### flow/config.mk
export PLATFORM = sky130hd
export DESIGN_NAME = aib_rx_bert
export DESIGN_NICKNAME = aib_rx_bert
export VERILOG_FILES = /design/flow/design.v
export SDC_FILE = /design/flow/constraint.sdc
export NUM_CORES = 4
export LEC_CHECK = 0
export CAP_MARGIN = 20
export CORE_MARGIN = 2
export CORE_UTILIZATION = 66
export CTS_CLUSTER_SIZE = 61
export SETUP_SLACK_MARGIN = -0.31
export SLEW_MARGIN = 20
### flow/constraint.sdc
create_clock -name core_clock -period 5.1 [get_ports {clk}]
set_input_delay 1.0200 -clock core_clock [delete_from_list [all_inputs] [get_ports {clk}]]
set_output_delay 1.0200 -clock core_clock [all_outputs]
set_load 0.01 [all_outputs]
### flow/design.v
module aib_bert_chk #(
parameter [0:0] BERT_BUF_MODE_EN = 1   
)
(
input            clk,                   
input            rstn,                  
input            rx_rst_pulse,          
input            rx_start_pulse,        
input            seed_in_en,            
input      [1:0] rx_sft_nb,             
input      [7:0]   rx_bert_data_in,     
input      [2:0]   rx_ptrn_sel,         
output reg [127:0] rx_bert_data_ff,     
output reg         rbert_running_ff,    
output reg [15:0]  rbert_biterr_cnt_ff  
);
localparam [1:0] NBIT1 = 2'b00;  
localparam [1:0] NBIT2 = 2'b01;  
localparam [1:0] NBIT4 = 2'b10;  
localparam [1:0] NBIT8 = 2'b11;  
localparam [2:0] PRBS7   = 3'b000;  
localparam [2:0] PRBS15  = 3'b001;  
localparam [2:0] PRBS23  = 3'b010;  
localparam [2:0] PRBS31  = 3'b011;  
localparam [2:0] PTRN127 = 3'b100;  
localparam [2:0] PTRN128 = 3'b101;  
integer i;  
reg  [127:0] lfsr_buf_ff;       
reg  [127:0] seed_data_in;      
reg  [127:0] lfsr_buf_next;     
reg  [  7:0] bit_err;           
reg  [  3:0] rxbert_inc_val;    
reg          co2_nc;            
wire [15:0] rbert_biterr_cnt_in;  
wire [15:0] rbert_biterr_nxt;     
wire        co1_cnt;              
wire [7:0] lfsr7_sft1;  
wire [7:0] lfsr7_sft2;  
wire [7:0] lfsr7_sft3;  
wire [7:0] lfsr7_sft4;  
wire [7:0] lfsr7_sft5;  
wire [7:0] lfsr7_sft6;  
wire [7:0] lfsr7_sft7;  
wire [7:0] lfsr7_sft8;  
wire [14:0] lfsr15_sft1;  
wire [14:0] lfsr15_sft2;  
wire [14:0] lfsr15_sft3;  
wire [14:0] lfsr15_sft4;  
wire [14:0] lfsr15_sft5;  
wire [14:0] lfsr15_sft6;  
wire [14:0] lfsr15_sft7;  
wire [14:0] lfsr15_sft8;  
wire [22:0] lfsr23_sft1;  
wire [22:0] lfsr23_sft2;  
wire [22:0] lfsr23_sft3;  
wire [22:0] lfsr23_sft4;  
wire [22:0] lfsr23_sft5;  
wire [22:0] lfsr23_sft6;  
wire [22:0] lfsr23_sft7;  
wire [22:0] lfsr23_sft8;  
wire [30:0] lfsr31_sft1;  
wire [30:0] lfsr31_sft2;  
wire [30:0] lfsr31_sft3;  
wire [30:0] lfsr31_sft4;  
wire [30:0] lfsr31_sft5;  
wire [30:0] lfsr31_sft6;  
wire [30:0] lfsr31_sft7;  
wire [30:0] lfsr31_sft8;  
always @(posedge clk or negedge rstn)
  begin: rbert_running_register
    if(!rstn)  
      begin
        rbert_running_ff <= 1'h0;
      end
    else if(rx_rst_pulse)
      begin
        rbert_running_ff <= 1'h0;
      end
    else if(rx_start_pulse)
      begin
        rbert_running_ff <= 1'b1;
      end
  end  
always @(*)
  begin: seed_data_in_logic
    case(rx_sft_nb[1:0])
      NBIT1:  
        begin
          seed_data_in[127:0] = {rx_bert_data_in[0],
                                 lfsr_buf_ff[127:1]};
        end
      NBIT2:  
        begin
          seed_data_in[127:0] = {rx_bert_data_in[1:0],
                                 lfsr_buf_ff[127:2]};
        end
      NBIT4:  
        begin
          seed_data_in[127:0] = {rx_bert_data_in[3:0],
                                 lfsr_buf_ff[127:4]};
        end
      NBIT8:  
        begin
          seed_data_in[127:0] = {rx_bert_data_in[7:0],
                                 lfsr_buf_ff[127:8]};
        end
    endcase
  end  
assign lfsr7_sft1[7:0] = {(lfsr_buf_ff[121] ^ lfsr_buf_ff[122]),
                           lfsr_buf_ff[127:121]};
assign lfsr7_sft2[7:0] = {(lfsr7_sft1[1] ^ lfsr7_sft1[2]),lfsr7_sft1[7:1]};
assign lfsr7_sft3[7:0] = {(lfsr7_sft2[1] ^ lfsr7_sft2[2]),lfsr7_sft2[7:1]};
assign lfsr7_sft4[7:0] = {(lfsr7_sft3[1] ^ lfsr7_sft3[2]),lfsr7_sft3[7:1]};
assign lfsr7_sft5[7:0] = {(lfsr7_sft4[1] ^ lfsr7_sft4[2]),lfsr7_sft4[7:1]};
assign lfsr7_sft6[7:0] = {(lfsr7_sft5[1] ^ lfsr7_sft5[2]),lfsr7_sft5[7:1]};
assign lfsr7_sft7[7:0] = {(lfsr7_sft6[1] ^ lfsr7_sft6[2]),lfsr7_sft6[7:1]};
assign lfsr7_sft8[7:0] = {(lfsr7_sft7[1] ^ lfsr7_sft7[2]),lfsr7_sft7[7:1]};
assign lfsr15_sft1[14:0] = {(lfsr_buf_ff[113] ^ lfsr_buf_ff[114]),
                             lfsr_buf_ff[127:114]};
assign lfsr15_sft2[14:0] = {(lfsr15_sft1[0] ^ lfsr15_sft1[1]),lfsr15_sft1[14:1]};
assign lfsr15_sft3[14:0] = {(lfsr15_sft2[0] ^ lfsr15_sft2[1]),lfsr15_sft2[14:1]};
assign lfsr15_sft4[14:0] = {(lfsr15_sft3[0] ^ lfsr15_sft3[1]),lfsr15_sft3[14:1]};
assign lfsr15_sft5[14:0] = {(lfsr15_sft4[0] ^ lfsr15_sft4[1]),lfsr15_sft4[14:1]};
assign lfsr15_sft6[14:0] = {(lfsr15_sft5[0] ^ lfsr15_sft5[1]),lfsr15_sft5[14:1]};
assign lfsr15_sft7[14:0] = {(lfsr15_sft6[0] ^ lfsr15_sft6[1]),lfsr15_sft6[14:1]};
assign lfsr15_sft8[14:0] = {(lfsr15_sft7[0] ^ lfsr15_sft7[1]),lfsr15_sft7[14:1]};
assign lfsr23_sft1[22:0] = {(lfsr_buf_ff[105] ^ lfsr_buf_ff[110]),
                             lfsr_buf_ff[127:106]};
assign lfsr23_sft2[22:0] = {(lfsr23_sft1[0] ^ lfsr23_sft1[5]),lfsr23_sft1[22:1]};
assign lfsr23_sft3[22:0] = {(lfsr23_sft2[0] ^ lfsr23_sft2[5]),lfsr23_sft2[22:1]};
assign lfsr23_sft4[22:0] = {(lfsr23_sft3[0] ^ lfsr23_sft3[5]),lfsr23_sft3[22:1]};
assign lfsr23_sft5[22:0] = {(lfsr23_sft4[0] ^ lfsr23_sft4[5]),lfsr23_sft4[22:1]};
assign lfsr23_sft6[22:0] = {(lfsr23_sft5[0] ^ lfsr23_sft5[5]),lfsr23_sft5[22:1]};
assign lfsr23_sft7[22:0] = {(lfsr23_sft6[0] ^ lfsr23_sft6[5]),lfsr23_sft6[22:1]};
assign lfsr23_sft8[22:0] = {(lfsr23_sft7[0] ^ lfsr23_sft7[5]),lfsr23_sft7[22:1]};
assign lfsr31_sft1[30:0] = {(lfsr_buf_ff[97] ^ lfsr_buf_ff[100]),
                             lfsr_buf_ff[127:98]};
assign lfsr31_sft2[30:0] = {(lfsr31_sft1[0] ^ lfsr31_sft1[3]),lfsr31_sft1[30:1]};
assign lfsr31_sft3[30:0] = {(lfsr31_sft2[0] ^ lfsr31_sft2[3]),lfsr31_sft2[30:1]};
assign lfsr31_sft4[30:0] = {(lfsr31_sft3[0] ^ lfsr31_sft3[3]),lfsr31_sft3[30:1]};
assign lfsr31_sft5[30:0] = {(lfsr31_sft4[0] ^ lfsr31_sft4[3]),lfsr31_sft4[30:1]};
assign lfsr31_sft6[30:0] = {(lfsr31_sft5[0] ^ lfsr31_sft5[3]),lfsr31_sft5[30:1]};
assign lfsr31_sft7[30:0] = {(lfsr31_sft6[0] ^ lfsr31_sft6[3]),lfsr31_sft6[30:1]};
assign lfsr31_sft8[30:0] = {(lfsr31_sft7[0] ^ lfsr31_sft7[3]),lfsr31_sft7[30:1]};
always @(*)
  begin: lfsr_buf_next_logic
    lfsr_buf_next[127:0] = lfsr_buf_ff[127:0];
    case(rx_ptrn_sel[2:0])
      PRBS7:  
        begin
          case(rx_sft_nb[1:0])
            NBIT1:  
              begin
                lfsr_buf_next[127:120] = lfsr7_sft1[7:0];
              end
            NBIT2:  
              begin
                lfsr_buf_next[127:120] = lfsr7_sft2[7:0];
              end
            NBIT4:  
              begin
                lfsr_buf_next[127:120] = lfsr7_sft4[7:0];
              end
            NBIT8:  
              begin
                lfsr_buf_next[127:120] = lfsr7_sft8[7:0];
              end
          endcase
        end
      PRBS15:  
        begin
          case(rx_sft_nb[1:0])
            NBIT1:  
              begin
                lfsr_buf_next[127:113] = lfsr15_sft1[14:0];
              end
            NBIT2:  
              begin
                lfsr_buf_next[127:113] = lfsr15_sft2[14:0];
              end
            NBIT4:  
              begin
                lfsr_buf_next[127:113] = lfsr15_sft4[14:0];
              end
            NBIT8:  
              begin
                lfsr_buf_next[127:113] = lfsr15_sft8[14:0];
              end
          endcase
        end
      PRBS23:  
        begin
          case(rx_sft_nb[1:0])
            NBIT1:  
              begin
                lfsr_buf_next[127:105] = lfsr23_sft1[22:0];
              end
            NBIT2:  
              begin
                lfsr_buf_next[127:105] = lfsr23_sft2[22:0];
              end
            NBIT4:  
              begin
                lfsr_buf_next[127:105] = lfsr23_sft4[22:0];
              end
            NBIT8:  
              begin
                lfsr_buf_next[127:105] = lfsr23_sft8[22:0];
              end
          endcase
        end 
      PRBS31:   
        begin
          case(rx_sft_nb[1:0])
            NBIT1:  
              begin
                lfsr_buf_next[127:97] = lfsr31_sft1[30:0];
              end
            NBIT2:  
              begin
                lfsr_buf_next[127:97] = lfsr31_sft2[30:0];
              end
            NBIT4:  
              begin
                lfsr_buf_next[127:97] = lfsr31_sft4[30:0];
              end
            NBIT8:  
              begin
                lfsr_buf_next[127:97] = lfsr31_sft8[30:0];
              end
          endcase
        end
      PTRN127:  
        begin
          case(rx_sft_nb[1:0])
            NBIT1:  
              begin
                lfsr_buf_next[127:1] = { lfsr_buf_ff[1],
                                         lfsr_buf_ff[127:2]  };
              end
            NBIT2:  
              begin
                lfsr_buf_next[127:1] = { lfsr_buf_ff[2:1],
                                         lfsr_buf_ff[127:3] };
              end
            NBIT4:  
              begin
                lfsr_buf_next[127:1] = { lfsr_buf_ff[4:1],
                                         lfsr_buf_ff[127:5] };
              end
            NBIT8:  
              begin
                lfsr_buf_next[127:1] = { lfsr_buf_ff[8:1],
                                         lfsr_buf_ff[127:9] };
              end
          endcase
        end
      PTRN128:  
        begin
          case(rx_sft_nb[1:0])
            NBIT1:  
              begin
                lfsr_buf_next[127:0] = { lfsr_buf_ff[0],
                                         lfsr_buf_ff[127:1]  };
              end
            NBIT2:  
              begin
                lfsr_buf_next[127:0] = { lfsr_buf_ff[1:0],
                                         lfsr_buf_ff[127:2] };
              end
            NBIT4:  
              begin
                lfsr_buf_next[127:0] = { lfsr_buf_ff[3:0],
                                         lfsr_buf_ff[127:4] };
              end
            NBIT8:  
              begin
                lfsr_buf_next[127:0] = { lfsr_buf_ff[7:0],
                                         lfsr_buf_ff[127:8] };
              end
          endcase
        end
      default:  
        begin
          lfsr_buf_next[127:0] = lfsr_buf_ff[127:0];
        end
    endcase
  end  
always @(posedge clk or negedge rstn)
  begin: lfsr_buf_register
    if(!rstn)  
      begin
        lfsr_buf_ff[127:0] <= 128'h0000_0000_0000_0000_0000_0000_0000_0000;
      end
    else if(rx_rst_pulse)
      begin
        lfsr_buf_ff[127:0] <= 128'h0000_0000_0000_0000_0000_0000_0000_0000;
      end
    else if(rbert_running_ff  | rx_start_pulse)
      begin
        lfsr_buf_ff[127:0] <= lfsr_buf_next[127:0] &
                              {31'h7fff_ffff,{97{BERT_BUF_MODE_EN}}};
      end
    else if(seed_in_en)
      begin
        lfsr_buf_ff[127:0] <= seed_data_in[127:0] &
                              {31'h7fff_ffff,{97{BERT_BUF_MODE_EN}}};
      end
  end  
always @(posedge clk or negedge rstn)
  begin: rx_bert_data_register
    if(!rstn)  
      begin
        rx_bert_data_ff[127:0] <= 128'h0000_0000_0000_0000_0000_0000_0000_0000;
      end
    else if(rx_rst_pulse)
      begin
        rx_bert_data_ff[127:0] <= 128'h0000_0000_0000_0000_0000_0000_0000_0000;
      end
    else if(rbert_running_ff  | rx_start_pulse)
      begin
        rx_bert_data_ff[127:0] <= seed_data_in[127:0];
      end
  end  
always @(*)
  begin: bit_err_logic
    bit_err[7:0]     = 8'b00;
    case(rx_sft_nb[1:0])
      NBIT1:  
        begin
          if(rbert_running_ff)
            bit_err[0] = lfsr_buf_ff[127] ^ rx_bert_data_ff[127];
        end
      NBIT2:  
        begin
          if(rbert_running_ff)
            bit_err[1:0] = lfsr_buf_ff[127:126] ^ rx_bert_data_ff[127:126];
        end
      NBIT4:  
        begin
          if(rbert_running_ff)
            bit_err[3:0] = lfsr_buf_ff[127:124] ^ rx_bert_data_ff[127:124];
        end
      NBIT8:  
        begin
          if(rbert_running_ff)
            bit_err[7:0] = lfsr_buf_ff[127:120] ^ rx_bert_data_ff[127:120];
        end
    endcase
  end  
always @(*)
  begin: rxbert_inc_val_logic
    rxbert_inc_val[3:0] = 4'h0;
    for(i=0;i<8;i=i+1)
      begin
        rxbert_inc_val[3:0] = rxbert_inc_val[3:0] + {3'h0,bit_err[i]};
      end
  end  
assign {co1_cnt,rbert_biterr_nxt[15:0]}  = rbert_biterr_cnt_ff[15:0] +
                                          {12'h0,rxbert_inc_val[3:0]};
assign rbert_biterr_cnt_in[15:0] = co1_cnt ? 16'hffff : rbert_biterr_nxt[15:0];
always @(posedge clk or negedge rstn)
  begin: rbert_biterr_cnt_register
    if(!rstn)  
      begin
        rbert_biterr_cnt_ff[15:0] <= {16{1'b0}};
      end
    else if(rx_rst_pulse)
      begin
        rbert_biterr_cnt_ff[15:0] <= {16{1'b0}};
      end
    else if(rbert_running_ff)
      begin
        rbert_biterr_cnt_ff[15:0] <= rbert_biterr_cnt_in[15:0];
      end
  end  
endmodule  
module aib_rx_bert #(
parameter [0:0] BERT_BUF_MODE_EN = 1   
)
(
input         clk,               
input         rstn,              
input [  3:0] rx_rst_pulse,      
input [  3:0] rx_start_pulse,    
input [  3:0] seed_in_en,        
input [  5:0] chk3_lane_sel_ff,  
input [  5:0] chk2_lane_sel_ff,  
input [  5:0] chk1_lane_sel_ff,  
input [  5:0] chk0_lane_sel_ff,  
input [  2:0] chk3_ptrn_sel_ff,  
input [  2:0] chk2_ptrn_sel_ff,  
input [  2:0] chk1_ptrn_sel_ff,  
input [  2:0] chk0_ptrn_sel_ff,  
input [319:0] rx_bert_data_i,    
input         sdr_mode,          
input   [1:0] r_fifo_mode,       
input         m_gen2_mode,       
output reg [ 48:0] rbert_bit_cnt_ff,  
output     [ 15:0] biterr_cnt_chk3,   
output     [ 15:0] biterr_cnt_chk2,   
output     [ 15:0] biterr_cnt_chk1,   
output     [ 15:0] biterr_cnt_chk0,   
output     [127:0] rx_bert3_data,     
output     [127:0] rx_bert2_data,     
output     [127:0] rx_bert1_data,     
output     [127:0] rx_bert0_data,     
output     [  3:0] rbert_running_ff   
);
localparam   FIFO_1X   = 2'b00;        
localparam   FIFO_2X   = 2'b01;        
localparam   FIFO_4X   = 2'b10;        
localparam [1:0] NBIT1 = 2'b00;  
localparam [1:0] NBIT2 = 2'b01;  
localparam [1:0] NBIT4 = 2'b10;  
localparam [1:0] NBIT8 = 2'b11;  
integer i;  
reg [39:0][7:0] rx_bert_lanes;    
reg [ 1:0] rx_sft_nb;             
reg [ 7:0] rx_bert_data_chk0_ff;   
reg [ 7:0] rx_bert_data_chk1_ff;   
reg [ 7:0] rx_bert_data_chk2_ff;   
reg [ 7:0] rx_bert_data_chk3_ff;   
reg [48:0] rbert_bit_cnt_in;
reg        co1_nc;
wire [7:0] rx_bert_data_chk0;    
wire [7:0] rx_bert_data_chk1;    
wire [7:0] rx_bert_data_chk2;    
wire [7:0] rx_bert_data_chk3;    
always @(*)
  begin: rx_sft_nb_logic
    case(r_fifo_mode)
      FIFO_1X:  
        begin
          if(sdr_mode)
            rx_sft_nb[1:0] = 2'b00;  
          else
            rx_sft_nb[1:0] = 2'b01;  
        end
      FIFO_2X:  
        begin
          if(sdr_mode)
            rx_sft_nb[1:0] = 2'b01;  
          else
            rx_sft_nb[1:0] = 2'b10;  
        end
      FIFO_4X:  
        begin
          if(sdr_mode)
            rx_sft_nb[1:0] = 2'b10;  
          else
            rx_sft_nb[1:0] = 2'b11;  
        end
      default:  
        begin
          if(sdr_mode)
            rx_sft_nb[1:0] = 2'b00;  
          else
            rx_sft_nb[1:0] = 2'b01;  
        end
    endcase
  end  
always @(*)
  begin: rx_bert_lanes_logic
    if(m_gen2_mode)  
      begin: rx_bert_lanes_gen2
        for(i=0;i<40;i=i+1)
          begin
            rx_bert_lanes[i] = { rx_bert_data_i[(2*i)+241],
                                 rx_bert_data_i[(2*i)+240],
                                 rx_bert_data_i[(2*i)+161],
                                 rx_bert_data_i[(2*i)+160],
                                 rx_bert_data_i[(2*i)+81],
                                 rx_bert_data_i[(2*i)+80],
                                 rx_bert_data_i[(2*i)+1],
                                 rx_bert_data_i[2*i] };
          end
      end  
    else  
      begin: rx_bert_lanes_gen1
        for(i=0;i<20;i=i+1)
          begin
            if(sdr_mode)  
              begin
                rx_bert_lanes[i] = { rx_bert_data_i[(2*i)+241],  
                                     rx_bert_data_i[(2*i)+240],  
                                     rx_bert_data_i[(2*i)+161],  
                                     rx_bert_data_i[(2*i)+160],  
                                     rx_bert_data_i[(2*i)+81],   
                                     rx_bert_data_i[(2*i)+80],   
                                     rx_bert_data_i[(2*i)+40],
                                     rx_bert_data_i[2*i] };
              end  
            else  
              begin
                rx_bert_lanes[i] = { rx_bert_data_i[(2*i)+241],  
                                     rx_bert_data_i[(2*i)+240],  
                                     rx_bert_data_i[(2*i)+161],  
                                     rx_bert_data_i[(2*i)+160],  
                                     rx_bert_data_i[(2*i)+41],
                                     rx_bert_data_i[(2*i)+40],
                                     rx_bert_data_i[(2*i)+1],
                                     rx_bert_data_i[2*i] };
              end  
          end
        for(i=20;i<40;i=i+1)
          begin
            rx_bert_lanes[i] = { rx_bert_data_i[(2*i)+241],  
                                 rx_bert_data_i[(2*i)+240],  
                                 rx_bert_data_i[(2*i)+161],  
                                 rx_bert_data_i[(2*i)+160],  
                                 rx_bert_data_i[(2*i)+81],   
                                 rx_bert_data_i[(2*i)+80],   
                                 rx_bert_data_i[(2*i)+1],    
                                 rx_bert_data_i[2*i] };      
          end
      end  
  end  
assign rx_bert_data_chk0[7:0] = (chk0_lane_sel_ff[5:0] < 6'd40)      ?
                                 rx_bert_lanes[chk0_lane_sel_ff[5:0] ] :
                                 8'h00;
assign rx_bert_data_chk1[7:0] = (chk1_lane_sel_ff[5:0] < 6'd40)      ?
                                 rx_bert_lanes[chk1_lane_sel_ff[5:0]] :
                                 8'h00;
assign rx_bert_data_chk2[7:0] = (chk2_lane_sel_ff[5:0] < 6'd40)      ?
                                 rx_bert_lanes[chk2_lane_sel_ff[5:0]] :
                                 8'h00;
assign rx_bert_data_chk3[7:0] = (chk3_lane_sel_ff[5:0] < 6'd40)      ?
                                 rx_bert_lanes[chk3_lane_sel_ff[5:0]] :
                                 8'h00;
always @(posedge clk or negedge rstn)
  begin: rx_bert_data_register
    if(!rstn)
      begin
        rx_bert_data_chk0_ff[7:0] <= 8'h0;
        rx_bert_data_chk1_ff[7:0] <= 8'h0;
        rx_bert_data_chk2_ff[7:0] <= 8'h0;
        rx_bert_data_chk3_ff[7:0] <= 8'h0;
      end
    else
      begin
        rx_bert_data_chk0_ff[7:0] <= rx_bert_data_chk0[7:0];
        rx_bert_data_chk1_ff[7:0] <= rx_bert_data_chk1[7:0];
        rx_bert_data_chk2_ff[7:0] <= rx_bert_data_chk2[7:0];
        rx_bert_data_chk3_ff[7:0] <= rx_bert_data_chk3[7:0];
      end
  end  
always @(*)
  begin: rbert_bit_cnt_in_logic
    case(rx_sft_nb[1:0])
      NBIT1:  
        begin
          {co1_nc,rbert_bit_cnt_in[48:0]} = rbert_bit_cnt_ff[48:0] + 49'd1;
        end
      NBIT2:  
        begin
          {co1_nc,rbert_bit_cnt_in[48:0]} = rbert_bit_cnt_ff[48:0] + 49'd2;
        end
      NBIT4:  
        begin
          {co1_nc,rbert_bit_cnt_in[48:0]} = rbert_bit_cnt_ff[48:0] + 49'd4;
        end
      NBIT8:  
        begin
          {co1_nc,rbert_bit_cnt_in[48:0]} = rbert_bit_cnt_ff[48:0] + 49'd8;
        end
    endcase
  end  
always @(posedge clk or negedge rstn)
  begin: rbert_bit_cnt_register
    if(!rstn)  
      begin
        rbert_bit_cnt_ff[48:0] <= {49{1'b0}};
      end
    else if(rx_rst_pulse[3:0] != 4'h0)
      begin
        rbert_bit_cnt_ff[48:0] <= {49{1'b0}};
      end
    else if(rbert_running_ff[3:0] != 4'h0)
      begin
        rbert_bit_cnt_ff[48:0] <= rbert_bit_cnt_in[48:0];
      end
  end  
aib_bert_chk #(.BERT_BUF_MODE_EN (BERT_BUF_MODE_EN))
aib_bert_chk0(
.clk             (clk),            
.rstn            (rstn),           
.rx_rst_pulse    (rx_rst_pulse[0]),   
.rx_start_pulse  (rx_start_pulse[0]), 
.seed_in_en      (seed_in_en[0]),     
.rx_sft_nb       (rx_sft_nb[1:0]), 
.rx_bert_data_in (rx_bert_data_chk0_ff[7:0]),  
.rx_ptrn_sel     (chk0_ptrn_sel_ff[2:0]),      
.rx_bert_data_ff     (rx_bert0_data[127:0]), 
.rbert_running_ff    (rbert_running_ff[0]),     
.rbert_biterr_cnt_ff (biterr_cnt_chk0[15:0])
);
aib_bert_chk #(.BERT_BUF_MODE_EN (BERT_BUF_MODE_EN))
aib_bert_chk1(
.clk             (clk),            
.rstn            (rstn),           
.rx_rst_pulse    (rx_rst_pulse[1]),   
.rx_start_pulse  (rx_start_pulse[1]), 
.seed_in_en      (seed_in_en[1]),     
.rx_sft_nb       (rx_sft_nb[1:0]), 
.rx_bert_data_in (rx_bert_data_chk1_ff[7:0]),  
.rx_ptrn_sel     (chk1_ptrn_sel_ff[2:0]),      
.rx_bert_data_ff     (rx_bert1_data[127:0]), 
.rbert_running_ff    (rbert_running_ff[1]),     
.rbert_biterr_cnt_ff (biterr_cnt_chk1[15:0])
);
aib_bert_chk #(.BERT_BUF_MODE_EN (BERT_BUF_MODE_EN))
aib_bert_chk2(
.clk             (clk),            
.rstn            (rstn),           
.rx_rst_pulse    (rx_rst_pulse[2]),   
.rx_start_pulse  (rx_start_pulse[2]), 
.seed_in_en      (seed_in_en[2]),     
.rx_sft_nb       (rx_sft_nb[1:0]), 
.rx_bert_data_in (rx_bert_data_chk2_ff[7:0]),  
.rx_ptrn_sel     (chk2_ptrn_sel_ff[2:0]),      
.rx_bert_data_ff     (rx_bert2_data[127:0]), 
.rbert_running_ff    (rbert_running_ff[2]),     
.rbert_biterr_cnt_ff (biterr_cnt_chk2[15:0])
);
aib_bert_chk #(.BERT_BUF_MODE_EN (BERT_BUF_MODE_EN))
aib_bert_chk3(
.clk             (clk),            
.rstn            (rstn),           
.rx_rst_pulse    (rx_rst_pulse[3]),   
.rx_start_pulse  (rx_start_pulse[3]), 
.seed_in_en      (seed_in_en[3]),     
.rx_sft_nb       (rx_sft_nb[1:0]), 
.rx_bert_data_in (rx_bert_data_chk3_ff[7:0]),  
.rx_ptrn_sel     (chk3_ptrn_sel_ff[2:0]),      
.rx_bert_data_ff     (rx_bert3_data[127:0]), 
.rbert_running_ff    (rbert_running_ff[3]),     
.rbert_biterr_cnt_ff (biterr_cnt_chk3[15:0])
);
endmodule  
### flow/run.sh
#!/bin/bash
# the make line also repeats each setting of config.mk as NAME=value (left out here)
make -C /OpenROAD-flow-scripts/flow DESIGN_CONFIG=/design/flow/config.mk WORK_HOME=/design/flow/orfs CLKGATE_MAP_FILE= finish
==> impl_metrics.tcl, run 1 <==
# flow metrics
set metrics [dict create \
    status "finished with violations" \
    so.violations "setup timing" \
    required_ns 5.74 \
    worst-setup-path-type "primary input to flop" \
    cts-buffers-inserted 120 \
    ys_cells 7503 \
    setup_viol 221 \
    comb-power_w 0.00994 \
    fillers 7114 \
    ys_ff 1173 \
    antenna_found_initial 96 \
    cts_tree "built" \
    synth_compound_gate_area_share 0.164 \
    r2r_cells 19 \
    finalInstanceArea_um2 95100 \
    ant_nets 0 \
    grt_pass1_vias 70703 \
    cp-start-kind "primary input" \
    cp_common_cell "buf_4" \
    cp_max_fo 6 \
    numClockSinks 1173 \
    cpMaxStageDelayCell "fa_1" \
    r2r_end "aib_bert_chk1.rbert_biterr_cnt_ff[8]$_DFFE_PN0P_" \
    grt_setup_unrepaired "yes" \
    xor_area_frac 0.0218 \
    top_cells_by_area "dfrtp_1 38%, mux2_2 11%, mux4_2 11%" \
    drc 0 \
    critical_path_depth 27 \
    setup_ws_ns -0.388 \
    place_area_um2 90100 \
    grt.total_usage 0.493 \
    clkTransAtPathRegs_ns 0.06 \
    yosys.cell_count.top_type "dfrtp_1" \
    critical_path.max_stage_delay_ns 0.56 \
    r2r-start "aib_bert_chk1.rx_bert_data_ff[126]$_DFFE_PN0P_" \
    synthToLayoutAreaGrowth_pct 21.6 \
    worstSetupEndpoint "aib_bert_chk3.rbert_biterr_cnt_ff[9]$_DFFE_PN0P_" \
    max_cap_violations 0 \
    syn-num-nets 7931 \
    synthSimpleGateAreaFrac 0.0910 \
    maxSlewViolCount 0 \
    die.size.y_um 348 \
    fin_crit_ns 5.49 \
    ys_sh_adder 0.0107 \
    detail_route.first_pass.iterations 16 \
    initCoreUtil 0.664 \
    grt_pass1_wl_um 456000 \
    combPwrFrac 0.315 \
    ys_types 97 \
    logic_area_um2 45900 \
    synth_warnings 2 \
    p_int_w 0.0205 \
    vdd_ir_drop_max_mv 0.328 \
    p_sw_frac 0.351 \
    seq-power_w 0.0124 \
    fp.coreArea_um2 118000 \
    io_pins 1003 \
    synthMuxAreaShare 0.291 \
    cp_num_buf_inv 10 \
    fp.dieW_um 348 \
    postSynthCellCount 7503 \
    clock_power_w 0.00920 \
    skew_ns 0.0387 \
    ys.flop_type "dfrtp_1" \
    synth-edff-count 0 \
    yosysTopAreaCell "dfrtp_1" \
    arrival_ns 6.12 \
    dp_hpwl_um 215000 \
    post-route-period-util 1.08 \
    total_power_w 0.0315 \
    total_leakage_power_nw 39.5 \
    yosys-stat-area_um2 78200 \
    power_leader "sequential cells" \
    htree_levels 3 \
    timing.hold.ws_ns 0.321 \
    top_cell_area_share 0.375 \
    drt_iter0_drc 11635 \
    cts_root_buf "clkbuf_16" \
    clock_latency_ns 0.76 \
    synth.avg_cell_area_um2 10.4 \
    hp-class "primary input to asynchronous set/reset pin" \
    p_seq_frac 0.393 \
    power.clock.fraction 0.292 \
    crit_path_start "r_fifo_mode[0]" \
    grt_max_degree 188 \
    clock.fmax_ghz 0.182 \
    slew_headroom 0.0927 \
    warnings 76 \
    syn_area_um2 78200 \
    core.rowCount 126 \
    io_buffers 1002 \
    cts_buffer_depth 3 \
    gp_congestion 1.02 \
    wl_um 311000 \
    vias 74209 \
    switchingPower_w 0.0111 \
    die_area_um2 121000 \
    ys_async_sr_fraction 1.00 \
    wire_per_inst_um 31.3 \
    cp_top_family "adder cells" \
    hold_viol_final 0 \
    end_kind "flop" \
    ys_seq_frac 0.375 \
    final-seq-area_um2 29400 \
    nets 8625 \
    reg2reg_slack_ns -0.12 \
    via_per_inst 7.48 \
    hold_buffers 0 \
    top_cells_by_count "1173 x dfrtp_1, 794 x mux2_2, 776 x nand2_1" \
    pwr_density_cell_nw_per_um2 332 \
    grt_overflow 0 \
    worstMarginPinSlew_ns 1.36 \
    top_logic_kind "multiplexers" \
]
## metrics by stage
step                      worst slack [ns]  std cells  setup TNS, ns  utilization
after floorplan                      -1.15       7503         -56.82            -
after global placement               -1.50       9573        -443.32        0.765
after detailed placement             -1.64       9573        -514.54        0.765
after CTS                           -0.308       9807         -15.22        0.801
after global routing                -0.521       9905         -49.12        0.807
final                               -0.388       9921         -25.11        0.807
## layer usage
metal,GRT usage,routed length [um]
met1,0.589,101000
met2,0.736,134000
met3,0.154,39300
met4,0.405,35700
met5,0,184
## final cells by class
| type | count | share of cell area |
|---|---|---|
| Tap cell | 1536 | 0.0202 |
| Sequential cell | 1173 | 0.309 |
| Inverter | 86 | 0.00358 |
| Clock buffer | 166 | 0.0357 |
| Timing Repair Buffer | 1372 | 0.139 |
| Antenna cell | 89 | 0.00234 |
| Clock inverter | 55 | 0.00720 |
| Multi-Input combinational cell | 5444 | 0.483 |
## what timing repair did
action	4_1_cts	5_1_grt
setup buffers	14	30
setup endpoints to repair	221	143
pin swaps	19	33
resized	34	67
gates cloned	1	2
==> run 2, diff against run 1 <==
CAP_MARGIN = 5   (was 20)
CELL_PAD_IN_SITES_DETAIL_PLACEMENT = 0   (was not set)
CELL_PAD_IN_SITES_GLOBAL_PLACEMENT = 0   (was not set)
CORE_UTILIZATION = 71   (was 66)
CTS_CLUSTER_DIAMETER = 377   (was not set)
CTS_CLUSTER_SIZE = 50   (was 61)
GPL_ROUTABILITY_DRIVEN = 1   (was not set)
HOLD_SLACK_MARGIN = 0.29   (was not set)
MAX_ROUTING_LAYER = met5   (was not set)
SETUP_SLACK_MARGIN = 1.18   (was -0.31)
SLEW_MARGIN = 40   (was 20)
TNS_END_PERCENT = 5   (was not set)
clock period = 4.13 ns   (was 5.1 ns; I/O delays follow)
==> run 2 against run 1 <==
  * The run now fails in global routing
  * Die size decreased by 7.0%
  * Area after synthesis unchanged
  * Synthesized cell count unchanged
==> impl_metrics.tcl, run 2 <==
# implementation run metrics
set metrics [dict create \
    post-place-cells 9614 \
    top_logic_kind "multiplexers" \
    top_cells_by_count "1173 x dfrtp_1, 794 x mux2_2, 776 x nand2_1" \
    ys_cells 7503 \
    ys.flop_type "dfrtp_1" \
    synth-edff-count 0 \
    cts-buffers-inserted 27 \
    synthMuxAreaShare 0.291 \
    synthSimpleGateAreaFrac 0.0910 \
    ys_ff 1173 \
    top_cells_by_area "dfrtp_1 38%, mux2_2 11%, mux4_2 11%" \
    synth.avg_cell_area_um2 10.4 \
    cts_root_buf "clkbuf_16" \
    cts_buffer_depth 3 \
    die.size.y_um 336 \
    grt_overflow 18 \
    syn-num-nets 7931 \
    ys_types 97 \
    ys_async_sr_fraction 1.00 \
    fp.coreArea_um2 109000 \
    gp_congestion 1.10 \
    die_area_um2 113000 \
    haltStage "global routing" \
    top_cell_area_share 0.375 \
    ys_sh_adder 0.0107 \
    htree_levels 1 \
    syn_area_um2 78200 \
    xor_area_frac 0.0218 \
    grt.total_usage 0.742 \
    io_pins 1003 \
    error "[ERROR GRT-0232] Routing congestion too high. Check the congestion heatmap in the GUI." \
    synth_warnings 2 \
    core.rowCount 121 \
    synth_compound_gate_area_share 0.164 \
    dp_slack_ns -2.51 \
    numClockSinks 1173 \
    fp.dieW_um 336 \
    ys_seq_frac 0.375 \
    postSynthCellCount 7503 \
    yosys-stat-area_um2 78200 \
    yosysTopAreaCell "dfrtp_1" \
    yosys.cell_count.top_type "dfrtp_1" \
    dp_hpwl_um 237000 \
    status "stopped before the end" \
    io_buffers 1002 \
    initCoreUtil 0.717 \
]
-- run 2: per-stage QoR --
step                utilization  hold WS (ns)  cell area [um2]
floorplan                     -         0.507            78700
detailed placement        0.838         0.456            91400
global placement          0.837         0.450            91200
CTS                       0.863         0.488            94000
-- run 2: repair_timing --
item	4_1_cts
endpoints found under the setup margin	1093
pin swaps	152
endpoints found under the hold margin	18
cloned	2
resized	358
setup buffers	25
hold buffers	1
-- run 2: layer usage --
layer / global-route usage / GRT overflow
met5: 0.280 / 0
met4: 0.726 / 7
met3: 0.588 / 3
met2: 0.901 / 8
met1: 0.753 / 0
==> run 3, diff against run 2 <==
CAP_MARGIN = 20   (was 5)
CELL_PAD_IN_SITES_DETAIL_PLACEMENT = not set   (was 0)
CELL_PAD_IN_SITES_GLOBAL_PLACEMENT = not set   (was 0)
CORE_UTILIZATION = 40   (was 71)
CTS_CLUSTER_DIAMETER = not set   (was 377)
CTS_CLUSTER_SIZE = not set   (was 50)
GPL_ROUTABILITY_DRIVEN = not set   (was 1)
HOLD_SLACK_MARGIN = not set   (was 0.29)
MAX_ROUTING_LAYER = not set   (was met5)
SETUP_SLACK_MARGIN = -0.11   (was 1.18)
SLEW_MARGIN = 20   (was 40)
TNS_END_PERCENT = not set   (was 5)
clock period = 7.03 ns   (was 4.13 ns; I/O delays follow)
==> run 3 against run 2 <==
  * Now clean on timing, DRC and antenna
  * Area after synthesis unchanged
  * Die size is 76% higher
  * Synthesized cell count stayed put
==> impl_metrics.tcl, run 3 <==
# flow metrics
set metrics [dict create \
    synth.avg_cell_area_um2 10.4 \
    setup_viol 0 \
    post_cts_resized 0 \
    cts-buffers-inserted 140 \
    fillers 17956 \
    nets 8479 \
    worst-setup-path-type "primary input to flop" \
    synthToLayoutAreaGrowth_pct 21.4 \
    cp_num_buf_inv 7 \
    post-route-util 0.488 \
    post-route-period-util 0.932 \
    postSynthCellCount 7503 \
    syn_area_um2 78200 \
    grt_pass1_wl_um 455000 \
    cpMaxStageDelayCell "fa_1" \
    fp.coreArea_um2 195000 \
    place_area_um2 90000 \
    io_buffers 1002 \
    synthMuxAreaShare 0.291 \
    ys_sh_adder 0.0107 \
    ys.flop_type "dfrtp_1" \
    clock_latency_ns 0.81 \
    yosysTopAreaCell "dfrtp_1" \
    reg2reg_slack_ns 1.14 \
    pwr_density_cell_nw_per_um2 248 \
    ys_seq_frac 0.375 \
    critical_path_depth 23 \
    hold_buffers 0 \
    ys_types 97 \
    worstSetupEndpoint "aib_bert_chk2.rbert_biterr_cnt_ff[8]$_DFFE_PN0P_" \
    r2r-start "aib_bert_chk3.lfsr_buf_ff[126]$_DFFE_PN0P_" \
    top_cells_by_count "1173 x dfrtp_1, 794 x mux2_2, 776 x nand2_1" \
    p_seq_frac 0.385 \
    ant_nets 0 \
    seq-power_w 0.00906 \
    top_logic_kind "multiplexers" \
    worstMarginPinSlew_ns 1.25 \
    hp-class "flop to flop" \
    detail_route.first_pass.iterations 8 \
    slew_headroom 0.146 \
    hold_viol_final 0 \
    end_kind "flop" \
    drc 0 \
    grt_pass1_vias 67829 \
    cp_max_fo 15 \
    clock.fmax_ghz 0.153 \
    die_area_um2 199000 \
    arrival_ns 7.25 \
    holdPathEnd "aib_bert_chk0.rx_bert_data_ff[4]$_DFFE_PN0P_" \
    crit_path_start "r_fifo_mode[1]" \
    grt_overflow 0 \
    dp_slack_ns -0.330 \
    hold-path-cell-count 2 \
    dp_hpwl_um 222000 \
    critical_path.max_stage_delay_ns 0.54 \
    cts_tree "built" \
    p_int_w 0.0155 \
    warnings 67 \
    status "complete, no violations" \
    drt_iter0_drc 7251 \
    maxSlewViolCount 0 \
    antenna_found_initial 51 \
    power.clock.fraction 0.326 \
    grt_max_degree 189 \
    wire_per_inst_um 28.6 \
    ys_ff 1173 \
    synth_compound_gate_area_share 0.164 \
    io_pins 1003 \
    top_cell_area_share 0.375 \
    r2r_end "aib_bert_chk3.rbert_biterr_cnt_ff[14]$_DFFE_PN0P_" \
    r2r_cells 20 \
    cp-start-kind "primary input" \
    combPwrFrac 0.289 \
    xor_area_frac 0.0218 \
    htree_levels 4 \
    setup_ws_ns 0.476 \
    cts_setup_buffers 0 \
    vias 68980 \
    ys_async_sr_fraction 1.00 \
    vdd_ir_drop_max_mv 0.266 \
    fp.dieW_um 446 \
    cts_buffer_depth 3 \
    grt.total_usage 0.300 \
    power_leader "sequential cells" \
    core.rowCount 162 \
    clock_power_w 0.00768 \
    yosys.cell_count.top_type "dfrtp_1" \
    synthSimpleGateAreaFrac 0.0910 \
    required_ns 7.73 \
    fin_crit_ns 6.55 \
    syn-num-nets 7931 \
    worstPathCellList "clkdlybuf4s50_1, buf_4, ha_4, nor2b_1, o21ai_4, buf_4, o22ai_1, o21a_1, ha_1, inv_1, fa_1, inv_1, fa_1, fa_1, inv_1, fa_1, fa_2, inv_1, a21oi_1, o21bai_1, or3b_4, and2_1, a311oi_1" \
    switchingPower_w 0.00807 \
    comb-power_w 0.00680 \
    yosys-stat-area_um2 78200 \
    min-delay-start "aib_bert_chk0.rx_bert_data_ff[4]$_DFFE_PN0P_" \
    skew_ns 0.0373 \
    cts_root_buf "clkbuf_16" \
    total_leakage_power_nw 39.0 \
    via_per_inst 6.43 \
    ys_cells 7503 \
    cp_top_family "adder cells" \
    gp_congestion 0.983 \
    top_cells_by_area "dfrtp_1 38%, mux2_2 11%, mux4_2 11%" \
    wl_um 307000 \
    max_cap_violations 0 \
    numClockSinks 1173 \
    synth-edff-count 0 \
    grt_setup_unrepaired "no" \
    initCoreUtil 0.402 \
    clkTransAtPathRegs_ns 0.06 \
    die.size.y_um 446 \
    synth_warnings 2 \
    finalInstanceArea_um2 94900 \
    p_sw_frac 0.343 \
]
==> run 3: cell type report <==
type	instances	area, um2	area share
sequential	1173	29400	0.309
timing repair buffer	1209	11800	0.124
multi-input combinational	5441	45400	0.478
tap	2542	3180	0.0335
clock inverter	58	727	0.00766
antenna	28	70.1	0.000738
inverter	86	323	0.00340
clock buffer	193	4100	0.0432
==> run 3: per-layer routing <==
metal,part of all wire,track usage,wire (um),vias up
li1,-,-,-,29742
met1,0.38,0.370,116000,34648
met2,0.46,0.469,141000,3708
met3,0.081,0.0599,24900,858
met4,0.082,0.219,25100,24
met5,0.00057,0,174,-
==> run 3: stage by stage <==
stage | setup TNS, ns | std cells | hold slack [ns] | total power (W)
final | 0 | 10730 | 0.464 | 0.0235
after global routing | 0 | 10729 | 0.484 | 0.0245
after CTS | 0 | 10702 | 0.469 | 0.0236
after detailed placement | -13.52 | 10451 | 0.456 | 0.0159
after global placement | -9.38 | 10450 | 0.449 | 0.0158
after floorplan | -0.498 | 7503 | 0.507 | 0.0127
==> run 4, diff against run 3 <==
CORE_UTILIZATION = 19   (was 40)
SETUP_SLACK_MARGIN = not set   (was -0.11)
clock period = 10.5 ns   (was 7.03 ns; I/O delays follow)
==> run 4 against run 3 <==
  * Sequential power fell by 33%
  * Area after synthesis unchanged
  * Hold slack about the same
  * Routed wire length rose by 24%
  * Sequential cell count is the same
  * First-iteration DRC count grew 0.40%
  * Count of clock-buffer cells in the layout grew 14
  * Utilization shrank 25 points
  * Clock power shrank 22%
  * Non-clock buffer count is 65 lower
  * Via count grew 0.36%
  * Critical endpoint is now aib_bert_chk1.rbert_biterr_cnt_ff[8]$_DFFE_PN0P_
==> impl_metrics.tcl, run 4 <==
# flow metrics
set metrics [dict create \
    yosys-stat-area_um2 78200 \
    die_area_um2 417000 \
    io_pins 1003 \
    ys_seq_frac 0.375 \
    p_sw_frac 0.351 \
    ys_sh_adder 0.0107 \
    grt_max_degree 153 \
    cts_root_buf "clkbuf_16" \
    vias 69227 \
    post-route-period-util 0.798 \
    via_per_inst 5.06 \
    gp_congestion 0.932 \
    maxSlewViolCount 0 \
    min-delay-start "aib_bert_chk0.rx_bert_data_ff[44]$_DFFE_PN0P_" \
    switchingPower_w 0.00588 \
    cts_tree "built" \
    required_ns 11.20 \
    critical_path_depth 23 \
    io_buffers 1002 \
    syn_area_um2 78200 \
    vdd_ir_drop_max_mv 0.140 \
    r2r-start "aib_bert_chk0.lfsr_buf_ff[126]$_DFFE_PN0P_" \
    clkTransAtPathRegs_ns 0.06 \
    critical_path.max_stage_delay_ns 0.70 \
    antenna_found_initial 143 \
    cp_top_family "adder cells" \
    nets 8432 \
    core.rowCount 235 \
    setup_viol 0 \
    final_cells 13680 \
    hold_viol_final 0 \
    htree_levels 4 \
    clock.fmax_ghz 0.119 \
    pwr_density_cell_nw_per_um2 169 \
    synth.avg_cell_area_um2 10.4 \
    dp_hpwl_um 285000 \
    ys.flop_type "dfrtp_1" \
    cts_buffer_depth 4 \
    detail_route.first_pass.iterations 6 \
    hold-path-cell-count 2 \
    cp_common_cell "fa_1" \
    worst-setup-path-type "primary input to flop" \
    ant_nets 0 \
    synth_compound_gate_area_share 0.164 \
    clock_latency_ns 0.88 \
    setup_ws_ns 2.12 \
    hold_buffers 0 \
    xor_area_frac 0.0218 \
    ys_async_sr_fraction 1.00 \
    post-place-cells 13294 \
    total_leakage_power_nw 39.0 \
    arrival_ns 9.09 \
    synthSimpleGateAreaFrac 0.0910 \
    r2r_end "aib_bert_chk0.rbert_biterr_cnt_ff[13]$_DFFE_PN0P_" \
    skew_ns 0.0761 \
    numClockSinks 1173 \
    cpMaxStageDelayCell "or4b_1" \
    cts-buffers-inserted 158 \
    postSynthCellCount 7503 \
    power_leader "sequential cells" \
    grt_pass1_wl_um 532000 \
    reg2reg_slack_ns 4.12 \
    die.size.y_um 646 \
    cp_max_fo 23 \
    p_int_w 0.0109 \
    worstMarginPinSlew_ns 1.14 \
    synth-edff-count 0 \
    initCoreUtil 0.191 \
    top_cells_by_area "dfrtp_1 38%, mux2_2 11%, mux4_2 11%" \
    syn-num-nets 7931 \
    hp-class "flop to flop" \
    top_logic_kind "multiplexers" \
    worstPathCellList "clkdlybuf4s50_1, inv_1, ha_1, nor2b_1, o21a_4, o22ai_1, a31oi_1, nor2_1, ha_1, inv_1, fa_1, inv_1, fa_1, fa_1, inv_1, fa_1, fa_1, nor2b_1, o21ai_0, nand2b_1, or4b_1, and2_1, a311oi_1" \
    post_cts_resized 0 \
    grt_pass1_vias 66800 \
    synthMuxAreaShare 0.291 \
    cts_setup_buffers 0 \
    comb-power_w 0.00469 \
    combPwrFrac 0.280 \
    dp_slack_ns 1.31 \
    slew_headroom 0.241 \
    power.clock.fraction 0.356 \
    drt_iter0_drc 7280 \
    end_kind "flop" \
    fp.coreArea_um2 410000 \
    holdPathEnd "aib_bert_chk0.rx_bert_data_ff[44]$_DFFE_PN0P_" \
    top_cell_area_share 0.375 \
    status "complete, no violations" \
    post-route-util 0.241 \
    top_cells_by_count "1173 x dfrtp_1, 794 x mux2_2, 776 x nand2_1" \
    fp.dieW_um 646 \
    ys_cells 7503 \
    setup-tns-final_ns 0 \
    worstSetupEndpoint "aib_bert_chk1.rbert_biterr_cnt_ff[8]$_DFFE_PN0P_" \
    grt_overflow 0 \
    grt.total_usage 0.175 \
    yosysTopAreaCell "dfrtp_1" \
    synthToLayoutAreaGrowth_pct 26.5 \
    p_seq_frac 0.364 \
    grt_setup_unrepaired "no" \
    synth_warnings 2 \
    r2r_cells 19 \
    cp_num_buf_inv 5 \
    wire_per_inst_um 27.8 \
    yosys.cell_count.top_type "dfrtp_1" \
    fin_crit_ns 8.38 \
    drc 0 \
    warnings 72 \
    clock_power_w 0.00596 \
    seq-power_w 0.00610 \
    wl_um 380000 \
    ys_ff 1173 \
    crit_path_start "r_fifo_mode[1]" \
    cp-start-kind "primary input" \
    max_cap_violations 0 \
    ys_types 97 \
]
run 4: cell type report:
cell class	instances	area (um2)
fill	43953	311000
sequential	1173	29400
tap	5451	6820
inverter	86	323
timing repair buffer	1144	11200
clock inverter	78	1120
multi-input combinational	5441	45400
clock buffer	207	4460
antenna	100	250
run 4: through the flow:
stage	hold WS, ns	area, um2	power [W]
4_1_cts	0.473	98600	0.0169
6_report	0.464	98900	0.0168
2_1_floorplan	0.507	78200	0.00850
3_5_place_dp	0.459	93000	0.0109
5_1_grt	0.495	98900	0.0175
3_3_place_gp	0.451	93000	0.0108
run 4: per-layer routing:
metal  GRT usage  up-vias  routed length [um]
met2       0.280     3578              177000
met1       0.204    34907              140000
met3      0.0464      921               31600
met5           0        -                 305
met4       0.126       48               30800
li1            -    29773                   -
==> run 5, diff against run 4 <==
CAP_MARGIN = 0   (was 20)
CELL_PAD_IN_SITES_DETAIL_PLACEMENT = 2   (was not set)
CORE_MARGIN = 6   (was 2)
CORE_UTILIZATION = 62   (was 19)
CTS_CLUSTER_DIAMETER = 380   (was not set)
CTS_CLUSTER_SIZE = 13   (was not set)
GPL_ROUTABILITY_DRIVEN = 0   (was not set)
GPL_TIMING_DRIVEN = 0   (was not set)
HOLD_SLACK_MARGIN = 0.21   (was not set)
MAX_ROUTING_LAYER = met5   (was not set)
MIN_ROUTING_LAYER = met2   (was not set)
PLACE_DENSITY_LB_ADDON = 0.16   (was not set)
SLEW_MARGIN = 0   (was 20)
TNS_END_PERCENT = 55   (was not set)
clock period = 7.5 ns   (was 10.5 ns; I/O delays follow)
==> run 5 against run 4 <==
  * The flow now stops in detailed placement
  * Synthesized cell count unchanged
  * Die size down 68%
  * Area after synthesis unchanged
==> impl_metrics.tcl, run 5 <==
# implementation run metrics
set metrics [dict create \
    ys_sh_adder 0.0107 \
    yosys.cell_count.top_type "dfrtp_1" \
    io_buffers 982 \
    ys.flop_type "dfrtp_1" \
    error "[ERROR DPL-0033] detailed placement checks failed during check placement." \
    haltStage "detailed placement" \
    synth-edff-count 0 \
    fp.coreArea_um2 124000 \
    synth.avg_cell_area_um2 10.4 \
    top_cells_by_count "1173 x dfrtp_1, 794 x mux2_2, 776 x nand2_1" \
    die_area_um2 135000 \
    xor_area_frac 0.0218 \
    top_logic_kind "multiplexers" \
    ys_ff 1173 \
    yosys-stat-area_um2 78200 \
    postSynthCellCount 7503 \
    top_cell_area_share 0.375 \
    die.size.y_um 367 \
    initCoreUtil 0.628 \
    top_cells_by_area "dfrtp_1 38%, mux2_2 11%, mux4_2 11%" \
    ys_types 97 \
    synthSimpleGateAreaFrac 0.0910 \
    syn-num-nets 7931 \
    synth_compound_gate_area_share 0.164 \
    ys_cells 7503 \
    syn_area_um2 78200 \
    ys_seq_frac 0.375 \
    ys_async_sr_fraction 1.00 \
    synthMuxAreaShare 0.291 \
    yosysTopAreaCell "dfrtp_1" \
    status "stopped before the end" \
    fp.dieW_um 367 \
    core.rowCount 129 \
    io_pins 1003 \
    synth_warnings 2 \
]
[run 5: metrics by stage]
stage / hold slack [ns] / setup WS [ns] / instances
2_1_floorplan: 0.507 / 0.00286 / 7503
3_3_place_gp: 0.454 / -47.14 / 10122
==> run 6, diff against run 5 <==
CAP_MARGIN = 20   (was 0)
CELL_PAD_IN_SITES_DETAIL_PLACEMENT = not set   (was 2)
CORE_MARGIN = 2   (was 6)
CORE_UTILIZATION = 40   (was 62)
CTS_CLUSTER_DIAMETER = not set   (was 380)
CTS_CLUSTER_SIZE = not set   (was 13)
GPL_ROUTABILITY_DRIVEN = not set   (was 0)
GPL_TIMING_DRIVEN = not set   (was 0)
HOLD_SLACK_MARGIN = not set   (was 0.21)
MAX_ROUTING_LAYER = not set   (was met5)
MIN_ROUTING_LAYER = not set   (was met2)
PLACE_DENSITY_LB_ADDON = not set   (was 0.16)
SLEW_MARGIN = 20   (was 0)
TNS_END_PERCENT = not set   (was 55)
==> run 6 against run 5 <==
  * The run now finishes clean
  * Area after synthesis did not move
  * Synthesized cell count unchanged
  * Die size rose by 48%
==> impl_metrics.tcl, run 6 <==
# flow metrics
set metrics [dict create \
    status "complete, no violations" \
    worst-setup-path-type "primary input to flop" \
    total_leakage_power_nw 38.8 \
    die.size.y_um 446 \
    wire_per_inst_um 29.1 \
    crit_path_start "r_fifo_mode[0]" \
    power.clock.fraction 0.320 \
    io_buffers 1002 \
    top_cells_by_count "1173 x dfrtp_1, 794 x mux2_2, 776 x nand2_1" \
    hold_buffers 0 \
    syn_area_um2 78200 \
    ys_types 97 \
    ys_sh_adder 0.0107 \
    cts_buffer_depth 3 \
    r2r-start "aib_bert_chk3.lfsr_buf_ff[126]$_DFFE_PN0P_" \
    p_seq_frac 0.388 \
    synth.avg_cell_area_um2 10.4 \
    pwr_density_cell_nw_per_um2 231 \
    top_cell_area_share 0.375 \
    ys_seq_frac 0.375 \
    ys_async_sr_fraction 1.00 \
    grt_setup_unrepaired "no" \
    numClockSinks 1173 \
    setup_viol 0 \
    arrival_ns 7.58 \
    cpMaxStageDelayCell "fa_1" \
    hold-path-cell-count 2 \
    initCoreUtil 0.402 \
    grt.total_usage 0.305 \
    clock_latency_ns 0.80 \
    min-delay-start "aib_bert_chk0.rx_bert_data_ff[63]$_DFFE_PN0P_" \
    logic_area_um2 45400 \
    r2r_end "aib_bert_chk3.rbert_biterr_cnt_ff[10]$_DFFE_PN0P_" \
    slew_headroom 0.214 \
    synthToLayoutAreaGrowth_pct 21.1 \
    critical_path.max_stage_delay_ns 0.54 \
    clock.fmax_ghz 0.145 \
    io_pins 1003 \
    maxSlewViolCount 0 \
    hold_viol_final 0 \
    worstSetupEndpoint "aib_bert_chk3.rbert_biterr_cnt_ff[10]$_DFFE_PN0P_" \
    holdPathEnd "aib_bert_chk0.rx_bert_data_ff[63]$_DFFE_PN0P_" \
    top_cells_by_area "dfrtp_1 38%, mux2_2 11%, mux4_2 11%" \
    clkTransAtPathRegs_ns 0.06 \
    final-seq-area_um2 29400 \
    place_area_um2 89900 \
    htree_levels 4 \
    cts_setup_buffers 0 \
    cts-buffers-inserted 138 \
    grt_pass1_wl_um 461000 \
    combPwrFrac 0.292 \
    cp-start-kind "primary input" \
    yosysTopAreaCell "dfrtp_1" \
    core.rowCount 162 \
    wl_um 313000 \
    critical_path_depth 24 \
    drc 0 \
    post_cts_resized 0 \
    ys_cells 7503 \
    xor_area_frac 0.0218 \
    synthMuxAreaShare 0.291 \
    fp.coreArea_um2 195000 \
    post-route-period-util 0.920 \
    synth-edff-count 0 \
    yosys.cell_count.top_type "dfrtp_1" \
    synthSimpleGateAreaFrac 0.0910 \
    antenna_found_initial 66 \
    fillers 17840 \
    ant_nets 0 \
    required_ns 8.18 \
    syn-num-nets 7931 \
    comb-power_w 0.00637 \
    synth_compound_gate_area_share 0.164 \
    warnings 65 \
    via_per_inst 6.42 \
    clock_power_w 0.00700 \
    grt_pass1_vias 67062 \
    ys_ff 1173 \
    vias 68877 \
    p_sw_frac 0.342 \
    worstMarginPinSlew_ns 1.18 \
    r2r_cells 19 \
    grt_overflow 0 \
    end_kind "flop" \
    max_cap_violations 0 \
    cts_tree "built" \
    cp_max_fo 9 \
    power_leader "sequential cells" \
    top_logic_kind "multiplexers" \
    gp_congestion 0.961 \
    die_area_um2 199000 \
    ys.flop_type "dfrtp_1" \
    reg2reg_slack_ns 1.37 \
    postSynthCellCount 7503 \
    cp_common_cell "fa_1" \
    finalInstanceArea_um2 94700 \
    switchingPower_w 0.00748 \
    cp_top_family "adder cells" \
    vdd_ir_drop_max_mv 0.257 \
    seq-power_w 0.00848 \
    grt_max_degree 166 \
    detail_route.first_pass.iterations 9 \
    dp_hpwl_um 227000 \
    synth_warnings 2 \
    drt_iter0_drc 6999 \
    skew_ns 0.0479 \
    fp.dieW_um 446 \
    worstPathCellList "clkdlybuf4s50_1, inv_1, ha_2, buf_4, nor2b_1, o21ai_4, o22ai_1, a211oi_1, a211oi_1, ha_1, inv_1, fa_1, inv_1, fa_1, fa_1, inv_1, fa_1, fa_1, nor2b_1, o21ai_0, a21boi_0, nand3_1, buf_4, a311oi_1" \
    cp_num_buf_inv 7 \
    yosys-stat-area_um2 78200 \
    cts_root_buf "clkbuf_16" \
    hp-class "flop to flop" \
    fin_crit_ns 6.90 \
    nets 8472 \
    timing.hold.ws_ns 0.464 \
    p_int_w 0.0144 \
]
==> run 6: through the flow <==
step	utilization	power (W)	setup slack, ns	std cells	TNS [ns]
2_1_floorplan	-	0.0119	0.00286	7503	0
3_3_place_gp	0.462	0.0148	-0.134	10443	-2.73
3_5_place_dp	0.462	0.0149	-0.254	10443	-4.72
4_1_cts	0.486	0.0219	0.623	10687	0
5_1_grt	0.487	0.0228	0.230	10730	0
6_report	0.487	0.0219	0.603	10734	0
==> run 6: per-layer routing <==
metal,GRT usage,part of all wire,vias to the layer above
met5,0,0.00026,-
met4,0.180,0.065,12
met3,0.0519,0.075,679
met2,0.498,0.48,3544
met1,0.381,0.38,34885
li1,-,-,29757
==> run 6: cell type report <==
cell class | count | share of cell area
Sequential cell | 1173 | 0.310
Clock buffer | 205 | 0.0432
Multi-Input combinational cell | 5441 | 0.479
Clock inverter | 39 | 0.00605
Inverter | 86 | 0.00341
Tap cell | 2542 | 0.0336
Timing Repair Buffer | 1204 | 0.124
Antenna cell | 44 | 0.00116
==> run 7, diff against run 6 <==
CAP_MARGIN = 0   (was 20)
CELL_PAD_IN_SITES_DETAIL_PLACEMENT = 2   (was not set)
CTS_CLUSTER_DIAMETER = 380   (was not set)
CTS_CLUSTER_SIZE = 13   (was not set)
GPL_ROUTABILITY_DRIVEN = 0   (was not set)
GPL_TIMING_DRIVEN = 0   (was not set)
HOLD_SLACK_MARGIN = 0.21   (was not set)
MAX_ROUTING_LAYER = met5   (was not set)
MIN_ROUTING_LAYER = met2   (was not set)
PLACE_DENSITY_LB_ADDON = 0.16   (was not set)
SLEW_MARGIN = 0   (was 20)
==> run 7 against run 6 <==
  * Die size is the same
  * The flow now stops in global routing
  * Area after synthesis is the same
  * Synthesized cell count is the same
==> impl_metrics.tcl, run 7 <==
# implementation run metrics
set metrics [dict create \
    status "stopped before the end" \
    haltStage "global routing" \
    error "[ERROR GRT-0116] Global routing finished with congestion. Check the congestion regions in the DRC Viewer." \
    top_cell_area_share 0.375 \
    synth.avg_cell_area_um2 10.4 \
    grt.total_usage 0.832 \
    ys_seq_frac 0.375 \
    core.rowCount 162 \
    io_pins 1003 \
    cts_root_buf "clkbuf_16" \
    grt_overflow 1690 \
    ys_cells 7503 \
    top_cells_by_area "dfrtp_1 38%, mux2_2 11%, mux4_2 11%" \
    place_area_um2 91500 \
    synth-edff-count 0 \
    cts-buffers-inserted 100 \
    numClockSinks 1173 \
    cts_buffer_depth 3 \
    synth_warnings 2 \
    yosysTopAreaCell "dfrtp_1" \
    synthSimpleGateAreaFrac 0.0910 \
    initCoreUtil 0.402 \
    synthMuxAreaShare 0.291 \
    syn_area_um2 78200 \
    synth_compound_gate_area_share 0.164 \
    postSynthCellCount 7503 \
    fp.coreArea_um2 195000 \
    htree_levels 3 \
    die_area_um2 199000 \
    dp_slack_ns -3.37 \
    ys.flop_type "dfrtp_1" \
    yosys.cell_count.top_type "dfrtp_1" \
    top_logic_kind "multiplexers" \
    ys_ff 1173 \
    xor_area_frac 0.0218 \
    fp.dieW_um 446 \
    hold_buffers 0 \
    io_buffers 982 \
    ys_async_sr_fraction 1.00 \
    ys_sh_adder 0.0107 \
    top_cells_by_count "1173 x dfrtp_1, 794 x mux2_2, 776 x nand2_1" \
    dp_hpwl_um 337000 \
    syn-num-nets 7931 \
    ys_types 97 \
    die.size.y_um 446 \
    yosys-stat-area_um2 78200 \
]
run 7: timing repair:
action | CTS
pin swaps | 12
resized | 152
cloned | 0
endpoints found under the setup margin | 64
buffers inserted | 15
run 7: through the flow:
step | std cells | hold WS [ns] | power (W)
3_3_place_gp | 11027 | 0.452 | 0.0151
3_5_place_dp | 11035 | 0.459 | 0.0157
2_1_floorplan | 7503 | 0.507 | 0.0119
4_1_cts | 11149 | 0.479 | 0.0209
run 7: routing by layer:
metal | GRT usage | GRT overflow
met4 | 0.734 | 306
met2 | 0.860 | 445
met1 | - | -
met3 | 0.874 | 805
met5 | 0.683 | 134
==> run 8, diff against run 7 <==
CAP_MARGIN = 20   (was 0)
CELL_PAD_IN_SITES_DETAIL_PLACEMENT = 0   (was 2)
CELL_PAD_IN_SITES_GLOBAL_PLACEMENT = 0   (was not set)
CORE_MARGIN = 3   (was 2)
CORE_UTILIZATION = 61   (was 40)
CTS_CLUSTER_DIAMETER = not set   (was 380)
CTS_CLUSTER_SIZE = 50   (was 13)
GPL_ROUTABILITY_DRIVEN = 1   (was 0)
GPL_TIMING_DRIVEN = not set   (was 0)
HOLD_SLACK_MARGIN = 0.29   (was 0.21)
MIN_ROUTING_LAYER = not set   (was met2)
PLACE_DENSITY_LB_ADDON = not set   (was 0.16)
SETUP_SLACK_MARGIN = 1.15   (was not set)
SLEW_MARGIN = 40   (was 0)
clock period = 7.48 ns   (was 7.5 ns; I/O delays follow)
==> run 8 against run 7 <==
  * The run now finishes clean
  * Die size shrank 33%
  * Area after synthesis unchanged
  * Synthesized cell count unchanged
==> impl_metrics.tcl, run 8 <==
# flow metrics
set metrics [dict create \
    vias 71028 \
    grt_pass1_vias 68603 \
    switchingPower_w 0.00740 \
    holdPathEnd "aib_bert_chk0.rx_bert_data_ff[7]$_DFFE_PN0P_" \
    cts_tree "built" \
    wire_per_inst_um 30.8 \
    hold-path-cell-count 2 \
    xor_area_frac 0.0218 \
    top_cell_area_share 0.375 \
    vdd_ir_drop_max_mv 0.215 \
    required_ns 8.16 \
    cp_top_family "adder cells" \
    detail_route.first_pass.iterations 10 \
    post-route-period-util 0.820 \
    top_logic_kind "multiplexers" \
    grt_overflow 0 \
    die_area_um2 133000 \
    cpMaxStageDelayCell "or4b_4" \
    yosysTopAreaCell "dfrtp_1" \
    drc 0 \
    initCoreUtil 0.619 \
    grt_pass1_wl_um 446000 \
    syn-num-nets 7931 \
    combPwrFrac 0.299 \
    min-delay-start "aib_bert_chk0.rx_bert_data_ff[7]$_DFFE_PN0P_" \
    dp_hpwl_um 215000 \
    setup_viol 0 \
    r2r_end "aib_bert_chk1.rbert_biterr_cnt_ff[7]$_DFFE_PN0P_" \
    cts_root_buf "clkbuf_16" \
    clkTransAtPathRegs_ns 0.06 \
    setup_ws_ns 1.35 \
    max_cap_violations 0 \
    synthMuxAreaShare 0.291 \
    clock_latency_ns 0.78 \
    via_per_inst 7.21 \
    ys.flop_type "dfrtp_1" \
    comb-power_w 0.00649 \
    slew_headroom 0.378 \
    fp.coreArea_um2 126000 \
    yosys.cell_count.top_type "dfrtp_1" \
    postSynthCellCount 7503 \
    arrival_ns 6.81 \
    total_power_w 0.0217 \
    timing.hold.ws_ns 0.465 \
    warnings 91 \
    cp-start-kind "primary input" \
    pwr_density_cell_nw_per_um2 231 \
    critical_path_depth 25 \
    synthToLayoutAreaGrowth_pct 19.9 \
    power_leader "sequential cells" \
    grt_max_degree 202 \
    reg2reg_slack_ns 1.93 \
    end_kind "flop" \
    critical_path.max_stage_delay_ns 0.52 \
    antenna_found_initial 104 \
    p_seq_frac 0.391 \
    wl_um 303000 \
    cts_buffer_depth 3 \
    p_int_w 0.0143 \
    clock_power_w 0.00670 \
    core.rowCount 130 \
    synth-edff-count 0 \
    synth.avg_cell_area_um2 10.4 \
    ys_sh_adder 0.0107 \
    cp_max_fo 7 \
    fin_crit_ns 6.13 \
    p_sw_frac 0.342 \
    grt_setup_unrepaired "no" \
    die.size.y_um 364 \
    hold_viol_final 0 \
    cts-buffers-inserted 121 \
    nets 8411 \
    gp_congestion 1.03 \
    skew_ns 0.0805 \
    r2r_cells 21 \
    ys_seq_frac 0.375 \
    grt.total_usage 0.441 \
    setup-tns-final_ns 0 \
    clock.fmax_ghz 0.163 \
    maxSlewViolCount 0 \
    ys_ff 1173 \
    top_cells_by_count "1173 x dfrtp_1, 794 x mux2_2, 776 x nand2_1" \
    htree_levels 3 \
    total_leakage_power_nw 38.7 \
    status "complete, no violations" \
    ys_cells 7503 \
    cp_num_buf_inv 7 \
    synth_compound_gate_area_share 0.164 \
    drt_iter0_drc 10243 \
    numClockSinks 1173 \
    hp-class "flop to flop" \
    crit_path_start "r_fifo_mode[1]" \
    top_cells_by_area "dfrtp_1 38%, mux2_2 11%, mux4_2 11%" \
    yosys-stat-area_um2 78200 \
    synth_warnings 2 \
    syn_area_um2 78200 \
    worstMarginPinSlew_ns 0.909 \
    cp_common_cell "fa_1" \
    io_buffers 1002 \
    ys_types 97 \
    worst-setup-path-type "primary input to flop" \
    seq-power_w 0.00848 \
    post-place-cells 9487 \
    ys_async_sr_fraction 1.00 \
    power.clock.fraction 0.309 \
    final_cells 9845 \
    synthSimpleGateAreaFrac 0.0910 \
    io_pins 1003 \
    r2r-start "aib_bert_chk1.lfsr_buf_ff[126]$_DFFE_PN0P_" \
    ant_nets 0 \
    dp_slack_ns -0.0147 \
    worstSetupEndpoint "aib_bert_chk1.rbert_biterr_cnt_ff[7]$_DFFE_PN0P_" \
    fp.dieW_um 364 \
]
run 8: metrics by stage:
step | cell area [um2] | util
2_1_floorplan | 78700 | -
3_3_place_gp | 88500 | 0.700
3_5_place_dp | 88800 | 0.702
4_1_cts | 93200 | 0.737
5_1_grt | 93700 | 0.742
6_report | 93800 | 0.742
run 8: final cells by class:
class                           count  area (um2)
Clock buffer                      161        3420
Clock inverter                     62         960
Inverter                           86         343
Timing Repair Buffer             1160       11700
Multi-Input combinational cell   5441       45600
Antenna cell                      112         280
Sequential cell                  1173       29400
Fill cell                        8902       32600
Tap cell                         1650        2060
run 8: layer usage:
layer	GRT usage	vias to the layer above	wire, um
li1	-	29699	-
met1	0.539	35060	105000
met2	0.663	5035	135000
met3	0.115	1228	33600
met4	0.359	6	29700
met5	0	-	164
run 8: repair_timing:
item                                    4_1_cts  5_1_grt
pin swaps                                     2        4
endpoints found under the setup margin       62       56
buffers inserted                              6        8
resized                                       3       14
hold buffers                                  0        0
Power figures rest on the tool's default switching activity, not on a simulated workload.
